==> inputs of 06-22 <==
Design breakout, start of the top module:
module breakout(
    input  clk,
    input  rst,
    input  rota,
    input  rotb,
    input  de,
    output red,
    output green,
    output blue,
    output hsync,
    output vsync
    );
clock: 7.37 ns
lec_check: 0
abc_area: 1
cap_margin: 0
core_aspect_ratio: 0.68
core_margin: 2
core_utilization: 72
cts_cluster_diameter: 353
cts_cluster_size: 17
gpl_routability_driven: 1
gpl_timing_driven: 1
hold_slack_margin: 0.29
place_density_lb_addon: 0.11
setup_slack_margin: 2.18
slew_margin: 10
run.sh (not shown) runs the stock make flow with config.mk's settings and CLKGATE_MAP_FILE=.
==> 08-12 (differences from 06-22) <==
==> flow/config.mk (replaced) <==
export PLATFORM = sky130hd
export DESIGN_NAME = breakout
export DESIGN_NICKNAME = breakout
export VERILOG_FILES = /design/flow/design.v
export SDC_FILE = /design/flow/constraint.sdc
export NUM_CORES = 4
export LEC_CHECK = 0
export ABC_AREA = 1
export CAP_MARGIN = 20
export CORE_MARGIN = 2
export CORE_UTILIZATION = 72
export CTS_CLUSTER_DIAMETER = 99
export GPL_ROUTABILITY_DRIVEN = 1
export GPL_TIMING_DRIVEN = 1
export PLACE_DENSITY_LB_ADDON = 0.01
export SETUP_SLACK_MARGIN = -0.12
export SLEW_MARGIN = 25
==> 10-10 (differences from 06-22) <==
==> flow/config.mk (replaced) <==
export PLATFORM = sky130hd
export DESIGN_NAME = breakout
export DESIGN_NICKNAME = breakout
export VERILOG_FILES = /design/flow/design.v
export SDC_FILE = /design/flow/constraint.sdc
export NUM_CORES = 4
export LEC_CHECK = 0
export ABC_AREA = 1
export CAP_MARGIN = 20
export CORE_MARGIN = 2
export CORE_UTILIZATION = 70
export CTS_CLUSTER_SIZE = 16
export PLACE_DENSITY_LB_ADDON = 0.15
export SETUP_SLACK_MARGIN = 1.95
export SLEW_MARGIN = 20
==> 10-13 (differences from 06-22) <==
==> flow/config.mk (replaced) <==
export PLATFORM = sky130hd
export DESIGN_NAME = breakout
export DESIGN_NICKNAME = breakout
export VERILOG_FILES = /design/flow/design.v
export SDC_FILE = /design/flow/constraint.sdc
export NUM_CORES = 4
export LEC_CHECK = 0
export ABC_AREA = 1
export CAP_MARGIN = 40
export CORE_MARGIN = 2
export CORE_UTILIZATION = 72
export CTS_CLUSTER_SIZE = 10
export HOLD_SLACK_MARGIN = 0.28
export PLACE_DENSITY_LB_ADDON = 0.29
export SETUP_SLACK_MARGIN = 2.08
export SLEW_MARGIN = 20
==> comparison <==
In synthesized cell count, 10-10 and 06-22 do not differ. Fmax, lowest first: 08-12, 10-10, 10-13, 06-22. The highest design area belongs to 06-22, the lowest to 08-12. In die area, 06-22 and 08-12 hardly differ. Against 10-10, the sequential share of layout area of 10-13 is lower by 0.058 points. Total power, highest first: 10-13, 10-10, 08-12, 06-22.
==> figures <==
item                                                       08-12       10-10       06-22       10-13
Result of the run               no timing/DRC/antenna violations  no timing/DRC/antenna violations  no timing/DRC/antenna violations  no timing/DRC/antenna violations
Largest net degree at the start of global routing             80          80          61          80
Switching portion of total power                          28.70%      28.82%      28.66%      28.16%
Total length of routed wires                            33790 um    33100 um    35300 um    33860 um
Wire length on met3                                      2980 um     2583 um     4427 um     2743 um
Final cycle utilization of the critical path              75.13%      70.73%      69.67%      70.52%
FF+latch area                                         3724 sq um  3729 sq um  3752 sq um  3731 sq um
Non-clock buffering overhead                              1.339%      1.244%      1.367%      1.428%
Met2 routed WL                                          15580 um    15350 um    14630 um    15600 um
Fraction of power consumed by the clock network            45.4%       45.7%       45.1%       46.1%
Cell Rows                                                     48          48          39          48
Iteration count of the initial detailed-routing pass           5           5           8           6
Synthesis-to-finish area growth                           6.359%      6.428%      7.110%      6.719%
Clock group total power                                 0.973 mW    0.981 mW    0.961 mW    0.998 mW

---

==> inputs of 11-06 <==
breakout again, from the RTL that the note above started with.
==> flow/config.mk <==
export PLATFORM = sky130hd
export DESIGN_NAME = breakout
export DESIGN_NICKNAME = breakout
export VERILOG_FILES = /design/flow/design.v
export SDC_FILE = /design/flow/constraint.sdc
export NUM_CORES = 4
export LEC_CHECK = 0
export ABC_AREA = 1
export CAP_MARGIN = 20
export CORE_MARGIN = 2
export CORE_UTILIZATION = 72
export CTS_CLUSTER_SIZE = 10
export SETUP_SLACK_MARGIN = 1.64
export SLEW_MARGIN = 20
export TNS_END_PERCENT = 5
==> flow/constraint.sdc <==
create_clock -name core_clock -period 5.97 [get_ports {clk}]
set_input_delay 1.1940 -clock core_clock [delete_from_list [all_inputs] [get_ports {clk}]]
set_output_delay 1.1940 -clock core_clock [all_outputs]
set_load 0.01 [all_outputs]
==> inputs of 06-27, as changes to 11-06 <==
Settings changed: ABC_AREA 1 to default, CORE_UTILIZATION 72 to 68, CTS_CLUSTER_SIZE 10 to default, SETUP_SLACK_MARGIN 1.64 to default, TNS_END_PERCENT 5 to default.
==> flow/constraint.sdc (replaced) <==
create_clock -name core_clock -period 12.7 [get_ports {clk}]
set_input_delay 2.5400 -clock core_clock [delete_from_list [all_inputs] [get_ports {clk}]]
set_output_delay 2.5400 -clock core_clock [all_outputs]
set_load 0.01 [all_outputs]
==> inputs of 07-04, as changes to 11-06 <==
Settings changed: ABC_AREA 1 to default, CORE_UTILIZATION 72 to 64, CTS_CLUSTER_SIZE 10 to default, SETUP_SLACK_MARGIN 1.64 to default, TNS_END_PERCENT 5 to default.
==> flow/constraint.sdc (replaced) <==
create_clock -name core_clock -period 13.3 [get_ports {clk}]
set_input_delay 2.6600 -clock core_clock [delete_from_list [all_inputs] [get_ports {clk}]]
set_output_delay 2.6600 -clock core_clock [all_outputs]
set_load 0.01 [all_outputs]
==> summary of the runs <==
The lowest worst hold slack belongs to 06-27, the highest to 11-06.
Against 07-04, the worst setup slack of 11-06 is lower by 3.8 ns.
Between 06-27 and 07-04, the lower register-to-register slack is in 06-27 (gap 0.19 ns).
Sequential power: 11-06 > 06-27 > 07-04.
Clock power: 11-06 is larger than 06-27 (110%).
Against 11-06, the cell area of 07-04 is smaller by about 12%.
Of 06-27 and 11-06, 11-06 has the higher non-clock buffer count (gap 14).
Critical path depth: 06-27 < 11-06 < 07-04.
==> figures <==
Buffers & Inverters on Critical Path: 06-27 1; 11-06 1; 07-04 2
CP Data Arrival Time: 06-27 5.36 ns; 11-06 3.17 ns; 07-04 5.20 ns
Die Y-Extent: 06-27 132 um; 11-06 136 um; 07-04 135 um
Internal power component: 06-27 0.000896 W; 11-06 0.00187 W; 07-04 0.000840 W
Overall via count from detail_route: 06-27 9934; 11-06 12800; 07-04 9699
Average cell area after synthesis: 06-27 8.35 sq um; 11-06 6.77 sq um; 07-04 8.35 sq um
Final routed wire length divided by cell count: 06-27 18.9 um; 11-06 16.9 um; 07-04 18.7 um
Top fanout value on the critical path: 06-27 10; 11-06 4; 07-04 8
Dominant cell by count in the synthesized netlist: 06-27 sky130_fd_sc_hd__dfxtp_1; 11-06 sky130_fd_sc_hd__nand2_1; 07-04 sky130_fd_sc_hd__dfxtp_1
Share of the cycle needed by the critical path after routing: 06-27 62.2%; 11-06 73.1%; 07-04 59.1%
Placed cell count: 06-27 1501; 11-06 2039; 07-04 1508
Status: 06-27 no timing/DRC/antenna violations; 11-06 no timing/DRC/antenna violations; 07-04 no timing/DRC/antenna violations
Utilization after layout: 06-27 75.3%; 11-06 79.2%; 07-04 69.8%
Via count of the first global-routing pass: 06-27 9514; 11-06 12100; 07-04 9084
Fraction of post-synthesis cell area in the top cell type by area: 06-27 33.7%; 11-06 29.8%; 07-04 33.7%
Non-filler instance count after layout: 06-27 1533; 11-06 2087; 07-04 1540
Multi-input logic portion of the cell area: 06-27 58.0%; 11-06 57.8%; 07-04 58.0%
Power and IR drop assume default switching activity.
